## spi_host
module spi_host #
	(
		parameter C_S_AXIS_TDATA_WIDTH = 32,
		parameter integer C_S_AXI_DATA_WIDTH	= 32,
		parameter integer C_S_AXI_ADDR_WIDTH	= 8,
		parameter integer SPI_CS_WIDTH	= 16
	) (
	input spi_clk_i,
	output spi_clk_o,
	output spi_clk_t,
	input spi_mosi_i,
	output spi_mosi_o,
	output spi_mosi_t,
	input spi_miso_i,
	output spi_miso_o,
	output spi_miso_t,
	input [SPI_CS_WIDTH - 1:0]spi_cs_i,
	output [SPI_CS_WIDTH - 1:0]spi_cs_o,
	output [SPI_CS_WIDTH - 1:0]spi_cs_t,
	input  s_axi_aclk,
	input  s_axi_aresetn,
	input [C_S_AXI_ADDR_WIDTH-1 : 0] s_axi_awaddr,
	input  s_axi_awvalid,
	output  s_axi_awready,
	input [C_S_AXI_DATA_WIDTH-1 : 0] s_axi_wdata,
	input  s_axi_wvalid,
	output  s_axi_wready,
	output [1 : 0] s_axi_bresp,
	output  s_axi_bvalid,
	input  s_axi_bready,
	input [C_S_AXI_ADDR_WIDTH-1 : 0] s_axi_araddr,
	input  s_axi_arvalid,
	output  s_axi_arready,
	output [C_S_AXI_DATA_WIDTH-1 : 0] s_axi_rdata,
	output [1 : 0] s_axi_rresp,
	output  s_axi_rvalid,
	input  s_axi_rready,
	output  s_axis_tready,
	input [C_S_AXIS_TDATA_WIDTH-1 : 0] s_axis_tdata,
	input  s_axis_tlast,
	input  s_axis_tvalid,
	input  m_axis_tready,
	output [C_S_AXIS_TDATA_WIDTH-1 : 0] m_axis_tdata,
	output  m_axis_tlast,
	output  m_axis_tvalid
);
For scale: about 1500 cells after synthesis, roughly 250 flip-flops, about 220 I/O pins, roughly 14000 sq um of cells after synthesis.
Settings: LEC_CHECK=0, CAP_MARGIN=20, CORE_MARGIN=2, CORE_UTILIZATION=65, CTS_CLUSTER_SIZE=27, GPL_ROUTABILITY_DRIVEN=1, MAX_ROUTING_LAYER=met4, PLACE_DENSITY=0.66, SETUP_SLACK_MARGIN=1.19, SLEW_MARGIN=20; clock period 7.04 ns.
run.sh (not shown) runs the stock make flow with config.mk's settings and CLKGATE_MAP_FILE=.
Next try:
--- a/flow/config.mk
+++ b/flow/config.mk
@@ -10,6 +10,3 @@
-export CORE_UTILIZATION = 65
-export CTS_CLUSTER_SIZE = 27
-export GPL_ROUTABILITY_DRIVEN = 1
-export MAX_ROUTING_LAYER = met4
-export PLACE_DENSITY = 0.66
-export SETUP_SLACK_MARGIN = 1.19
+export CORE_UTILIZATION = 68
+export CTS_CLUSTER_DIAMETER = 395
+export PLACE_DENSITY = 0.4
==> flow/constraint.sdc (replaced) <==
create_clock -name core_clock -period 8.67 [get_ports {s_axi_aclk}]
set_input_delay 1.7340 -clock core_clock [delete_from_list [all_inputs] [get_ports {s_axi_aclk}]]
set_output_delay 1.7340 -clock core_clock [all_outputs]
set_load 0.01 [all_outputs]
Result: The changed run went through all stages and came out clean. Sequential cell count does not change. Sequential power is lower by 18%. Worst hold slack improves by 0.0050 ns. First-iteration DRC count is higher by 39%. Via count rose by 0.84%. Total power falls by 17%. Die size fell by 4.3%. Worst setup slack is better by 0.38 ns. Global-route usage goes up by 1.1 points. Design area stays flat. Core utilization increases by 5.1 points.
Next try:
--- a/flow/config.mk
+++ b/flow/config.mk
@@ -10,3 +10,2 @@
-export CORE_UTILIZATION = 68
-export CTS_CLUSTER_DIAMETER = 395
-export PLACE_DENSITY = 0.4
+export CORE_UTILIZATION = 72
+export CTS_CLUSTER_SIZE = 25
==> flow/constraint.sdc (replaced) <==
create_clock -name core_clock -period 4.27 [get_ports {s_axi_aclk}]
set_input_delay 0.8540 -clock core_clock [delete_from_list [all_inputs] [get_ports {s_axi_aclk}]]
set_output_delay 0.8540 -clock core_clock [all_outputs]
set_load 0.01 [all_outputs]
=> Now the flow completed and failed the layout checks on negative setup slack. Hold slack degrades by 0.12 ns. Area after synthesis is unchanged. Synthesized cell count is unchanged. Utilization rose by 6.2 points. Setup slack got worse by 2.0 ns. Via count rose by 14%. Non-clock buffer count is higher by 38.
Next try:
--- a/flow/config.mk
+++ b/flow/config.mk
@@ -10,2 +10,2 @@
-export CORE_UTILIZATION = 72
-export CTS_CLUSTER_SIZE = 25
+export CORE_UTILIZATION = 66
+export PLACE_DENSITY = 0.6
==> flow/constraint.sdc (replaced) <==
create_clock -name core_clock -period 5.87 [get_ports {s_axi_aclk}]
set_input_delay 1.1740 -clock core_clock [delete_from_list [all_inputs] [get_ports {s_axi_aclk}]]
set_output_delay 1.1740 -clock core_clock [all_outputs]
set_load 0.01 [all_outputs]
The new run finished clean.
Clock power went down by a quarter to a third.
Final area went down slightly.
Flip-flop count does not change.
Hold slack improves by 0.12 ns.
Area after synthesis does not change.
Power went down by a quarter to a third.
Worst setup slack improves by 0.76 ns.
Register-to-register slack improves by 1.3 ns.
Routed wire length went down by about a fifth.
Die area went up by a little under a tenth.

spi_host again, from the RTL that the note above started with.
export LEC_CHECK = 0
export CAP_MARGIN = 20
export CORE_MARGIN = 2
export CORE_UTILIZATION = 72
export CTS_CLUSTER_SIZE = 25
export PLACE_DENSITY = 0.65
export SETUP_SLACK_MARGIN = 0.46
export SLEW_MARGIN = 20
export TNS_END_PERCENT = 50
create_clock -name core_clock -period 4.27 [get_ports {s_axi_aclk}]
The first run ran to the end with no violations.
Change:
CTS_CLUSTER_DIAMETER = 34   (was not set)
PLACE_DENSITY = not set   (was 0.65)
PLACE_DENSITY_LB_ADDON = 0.25   (was not set)
SETUP_SLACK_MARGIN = 1.24   (was 0.46)
With this change the flow died in global routing (5_1_grt).
Die size stays the same.
Synthesized cell count is unchanged.
Synthesized area is unchanged.
Change:
CTS_CLUSTER_DIAMETER = 362   (was 34)
PLACE_DENSITY_LB_ADDON = 0.28   (was 0.25)
SETUP_SLACK_MARGIN = 0.6   (was 1.24)
Now the flow passed the timing, DRC and antenna checks.
Synthesized cell count stays the same.
Synthesized area is unchanged.
Die area is unchanged.
Power figures rest on the tool's default switching activity, not on a simulated workload.
